raven:
==> flow/design.v <==
module SatTruncFP
  #(
    parameter	NB_XI  	= 20,
    parameter	NBF_XI	= 12,
    parameter	NB_XO	= 8,
    parameter	NBF_XO	= 6
    )
   (
    input [(NB_XI)-1:0]  i_data,
    output [(NB_XO)-1:0] o_data
    );
   localparam	NBI_XI	=	NB_XI	-	NBF_XI;
   localparam	NBI_XO	=	NB_XO	-	NBF_XO;
   wire [NB_XO-1:0] 	 aux_Sat;
   wire [NBF_XO-1:0] 	 aux_trunc;
   wire 		 condicion;
   wire [NB_XO-1:0] 	 resultado1;
   wire [NB_XO-1:0] 	 resultado2;
	generate
	   if (NBF_XI >= NBF_XO)
	     begin
		assign	aux_trunc = i_data[(NBF_XI-1):(NBF_XI - NBF_XO)];
	     end
	   else
	     begin
		assign	aux_trunc = {i_data[NBF_XI-1:0],{(NBF_XO - NBF_XI){1'b0}}};
	     end
	   if (NBI_XI > NBI_XO)
	     begin
		assign	condicion		=	(i_data[(NB_XI-2)-:(NBI_XI-NBI_XO)] == {(NBI_XI-NBI_XO){i_data[NB_XI-1]}});
		assign	resultado1		=	{i_data[(NB_XI-1)],{(NB_XO-1){~i_data[(NB_XI-1)]}}};
		assign	resultado2		=	{i_data[(NB_XI-1)],i_data[NBF_XI +:NBI_XO-1],aux_trunc};
		assign	aux_Sat			=	condicion	?	resultado2	:	resultado1;
	     end
	   else
	     begin
		if (NBI_XO == NBI_XI)
                  assign  aux_Sat = {i_data[(NB_XI-1)-:NBI_XI],aux_trunc};
		else
		  assign  aux_Sat	= {{(NBI_XO - NBI_XI){i_data[NB_XI-1]}},i_data[(NB_XI-1)-:NBI_XI],aux_trunc};
	     end
	endgenerate
   assign	o_data=aux_Sat;
endmodule
module filtro_fir
  #(
    parameter WW_INPUT  = 8,
    parameter WW_OUTPUT = 8
    ) 
   (
    input 			  clk,
    input 			  i_en,
    input 			  i_srst,
    input signed [ WW_INPUT-1:0]  i_data,
    output signed [WW_OUTPUT-1:0] o_data
    );
  localparam WW_COEFF = 8;
   reg  signed [WW_INPUT           -1:0] register [14:1];
   wire signed [         WW_COEFF  -1:0] coeff    [14:0];
   wire signed [WW_INPUT+WW_COEFF  -1:0] prod     [14:0];
   wire signed [WW_INPUT+WW_COEFF+1-1:0] sum      [8:1]; 
   wire signed [WW_INPUT+WW_COEFF+2-1:0] sum1     [4:1]; 
   wire signed [WW_INPUT+WW_COEFF+3-1:0] sum2     [2:1]; 
   wire signed [WW_INPUT+WW_COEFF+4-1:0] sum3; 
   reg signed [WW_INPUT+WW_COEFF   -1:0] prod_d   [14:0];
   reg signed [WW_INPUT+WW_COEFF+4 -1:0] sum3_d;
   reg signed [WW_INPUT+WW_COEFF+1 -1:0] sum_d    [8:1];
    assign coeff[ 0] = 8'hFF;
    assign coeff[ 1] = 8'hFF;
    assign coeff[ 2] = 8'hFF;
    assign coeff[ 3] = 8'h00;
    assign coeff[ 4] = 8'h03;
    assign coeff[ 5] = 8'h08;
    assign coeff[ 6] = 8'h0D;
    assign coeff[ 7] = 8'h10;
    assign coeff[ 8] = 8'h0D;
    assign coeff[ 9] = 8'h08;
    assign coeff[10] = 8'h03;
    assign coeff[11] = 8'h00;
    assign coeff[12] = 8'hFF;
    assign coeff[13] = 8'hFF;
    assign coeff[14] = 8'hFF;
  always @(posedge clk) begin
    if (i_srst == 1'b1) begin
      register[ 1] <= {WW_INPUT{1'b0}};
      register[ 2] <= {WW_INPUT{1'b0}};
      register[ 3] <= {WW_INPUT{1'b0}};
      register[ 4] <= {WW_INPUT{1'b0}};
      register[ 5] <= {WW_INPUT{1'b0}};
      register[ 6] <= {WW_INPUT{1'b0}};
      register[ 7] <= {WW_INPUT{1'b0}};
      register[ 8] <= {WW_INPUT{1'b0}};
      register[ 9] <= {WW_INPUT{1'b0}};
      register[10] <= {WW_INPUT{1'b0}};
      register[11] <= {WW_INPUT{1'b0}};
      register[12] <= {WW_INPUT{1'b0}};
      register[13] <= {WW_INPUT{1'b0}};
      register[14] <= {WW_INPUT{1'b0}};
    end else begin
      if (i_en == 1'b1) begin
        register[ 1] <= i_data;
        register[ 2] <= register[ 1];
        register[ 3] <= register[ 2];
        register[ 4] <= register[ 3];
        register[ 5] <= register[ 4];
        register[ 6] <= register[ 5];
        register[ 7] <= register[ 6];
        register[ 8] <= register[ 7];
        register[ 9] <= register[ 8];
        register[10] <= register[ 9];
        register[11] <= register[10];
        register[12] <= register[11];
        register[13] <= register[12];
	    register[14] <= register[13];
      end
    end
  end
  assign prod[ 0] = coeff[ 0] * i_data;
  assign prod[ 1] = coeff[ 1] * register[ 1];
  assign prod[ 2] = coeff[ 2] * register[ 2];
  assign prod[ 3] = coeff[ 3] * register[ 3];
  assign prod[ 4] = coeff[ 4] * register[ 4];
  assign prod[ 5] = coeff[ 5] * register[ 5];
  assign prod[ 6] = coeff[ 6] * register[ 6];
  assign prod[ 7] = coeff[ 7] * register[ 7];
  assign prod[ 8] = coeff[ 8] * register[ 8];
  assign prod[ 9] = coeff[ 9] * register[ 9];
  assign prod[10] = coeff[10] * register[10];
  assign prod[11] = coeff[11] * register[11];
  assign prod[12] = coeff[12] * register[12];
  assign prod[13] = coeff[13] * register[13];
  assign prod[14] = coeff[14] * register[14];
  always@(posedge clk) begin
    prod_d[ 0] <= prod[ 0];
    prod_d[ 1] <= prod[ 1];
    prod_d[ 2] <= prod[ 2];
    prod_d[ 3] <= prod[ 3];
    prod_d[ 4] <= prod[ 4];
    prod_d[ 5] <= prod[ 5];
    prod_d[ 6] <= prod[ 6];
    prod_d[ 7] <= prod[ 7];
    prod_d[ 8] <= prod[ 8];
    prod_d[ 9] <= prod[ 9];
    prod_d[10] <= prod[10];
    prod_d[11] <= prod[11];
    prod_d[12] <= prod[12];
    prod_d[13] <= prod[13];
    prod_d[14] <= prod[14];
  end
  assign sum[ 1] = prod_d[ 0] + prod_d[ 1]; 
  assign sum[ 2] = prod_d[ 2] + prod_d[ 3];
  assign sum[ 3] = prod_d[ 4] + prod_d[ 5];
  assign sum[ 4] = prod_d[ 6] + prod_d[ 7];
  assign sum[ 5] = prod_d[08] + prod_d[ 9];
  assign sum[ 6] = prod_d[10] + prod_d[11];
  assign sum[ 7] = prod_d[12] + prod_d[13];
  assign sum[ 8] = {prod_d[14][WW_INPUT+WW_COEFF-1],prod_d[14]};
  always@(posedge clk) begin
    sum_d[1] <= sum[1];
    sum_d[2] <= sum[2];
    sum_d[3] <= sum[3];
    sum_d[4] <= sum[4];
    sum_d[5] <= sum[5];
    sum_d[6] <= sum[6];
    sum_d[7] <= sum[7];
    sum_d[8] <= sum[8];
  end
  assign sum1[ 1] = sum_d[ 1] + sum_d[ 2]; 
  assign sum1[ 2] = sum_d[ 3] + sum_d[ 4];
  assign sum1[ 3] = sum_d[ 5] + sum_d[ 6];
  assign sum1[ 4] = sum_d[ 7] + sum_d[ 8];
  assign sum2[ 1] = sum1[ 1] + sum1[ 2]; 
  assign sum2[ 2] = sum1[ 3] + sum1[ 4];
  assign sum3 = sum2[ 1] + sum2[ 2]; 
  always@(posedge clk)
    sum3_d <= sum3;
  SatTruncFP
	inst_SatTruncFP_dataB
	(
	  .i_data(	sum3_d	),
	  .o_data(	o_data	)
	);
endmodule
clock: 5.47 ns
lec_check: 0
abc_area: 1
cap_margin: 15
cell_pad_in_sites_detail_placement: 1
cell_pad_in_sites_global_placement: 1
core_aspect_ratio: 1.32
core_margin: 2
core_utilization: 45
cts_cluster_size: 65
max_routing_layer: met5
place_density_lb_addon: 0.22
setup_slack_margin: -0.51
slew_margin: 10
tns_end_percent: 35
run.sh (not shown) runs the stock make flow with config.mk's settings and CLKGATE_MAP_FILE=.
--- input diff raven..yarrow ---
- CTS_CLUSTER_SIZE: 65 -> unset
- CORE_UTILIZATION: 45 -> 40
- CELL_PAD_IN_SITES_GLOBAL_PLACEMENT: 1 -> unset
- PLACE_DENSITY_LB_ADDON: 0.22 -> unset
- CELL_PAD_IN_SITES_DETAIL_PLACEMENT: 1 -> unset
- MAX_ROUTING_LAYER: met5 -> met4
- ABC_AREA: 1 -> unset
- SLEW_MARGIN: 10 -> 20
- the clock period (ns, I/O delays scaled along): 5.47 -> 5.5
- Combined global-route utilization of all metal layers was higher in the run labelled raven.
- On yarrow: average cell area after synthesis is about 13% higher than what raven gave.
- Changes observed in yarrow relative to raven: data arrival time of the critical path went up, count of instantiated cells in the yosys netlist went down 14%, core utilization fell 5.4 points.
Modified inputs, cedar compared to yarrow
- a deleted SETUP_SLACK_MARGIN that had been -0.51
- a change of CORE_UTILIZATION from 40 to 72
- an added CTS_CLUSTER_SIZE of 29
- a deleted TNS_END_PERCENT that had been 35
- a deleted CORE_ASPECT_RATIO that had been 1.32
- a change of CAP_MARGIN from 15 to 20
- an added ABC_AREA of 1
- a deleted MAX_ROUTING_LAYER that had been met4
- a change of the clock period (ns, I/O delays scaled along) from 5.5 to 2.82
Notes after the runs:
- Of yarrow and cedar, cedar shows the lower clock network area share, with yarrow above it.
- cedar vs yarrow — routed wirelength normalized by instance count rose 2.7 um.
- Looking only at routed wire length, and setting everything else aside, the lower value of yarrow and cedar goes to yarrow.
- Count of cells resized by post-cts repair on cedar is up relative to yarrow.
- Compare yarrow and cedar | via count higher: cedar
- Of yarrow and cedar, only yarrow finishes the flow clean.
- Changes observed in cedar relative to yarrow: area fraction in compound gates +2.0 points, via count normalized by instance count up 19%, die extent in y decreased by about 34% relative to the old numbers.
[inputs] maple vs cedar
- CTS_CLUSTER_SIZE removed (was 29)
- CORE_UTILIZATION changed from 72 to 43
- the clock period (ns, I/O delays scaled along) changed from 2.82 to 2.16
==> results <==
maple: complete, dirty (setup timing). cedar -> stages 100% | layout checks FAIL | setup timing. Diff cedar -> maple: fraction of area in clock buffers and inverters dropped 0.20 points; relative slew slack climbed 0.19 points.
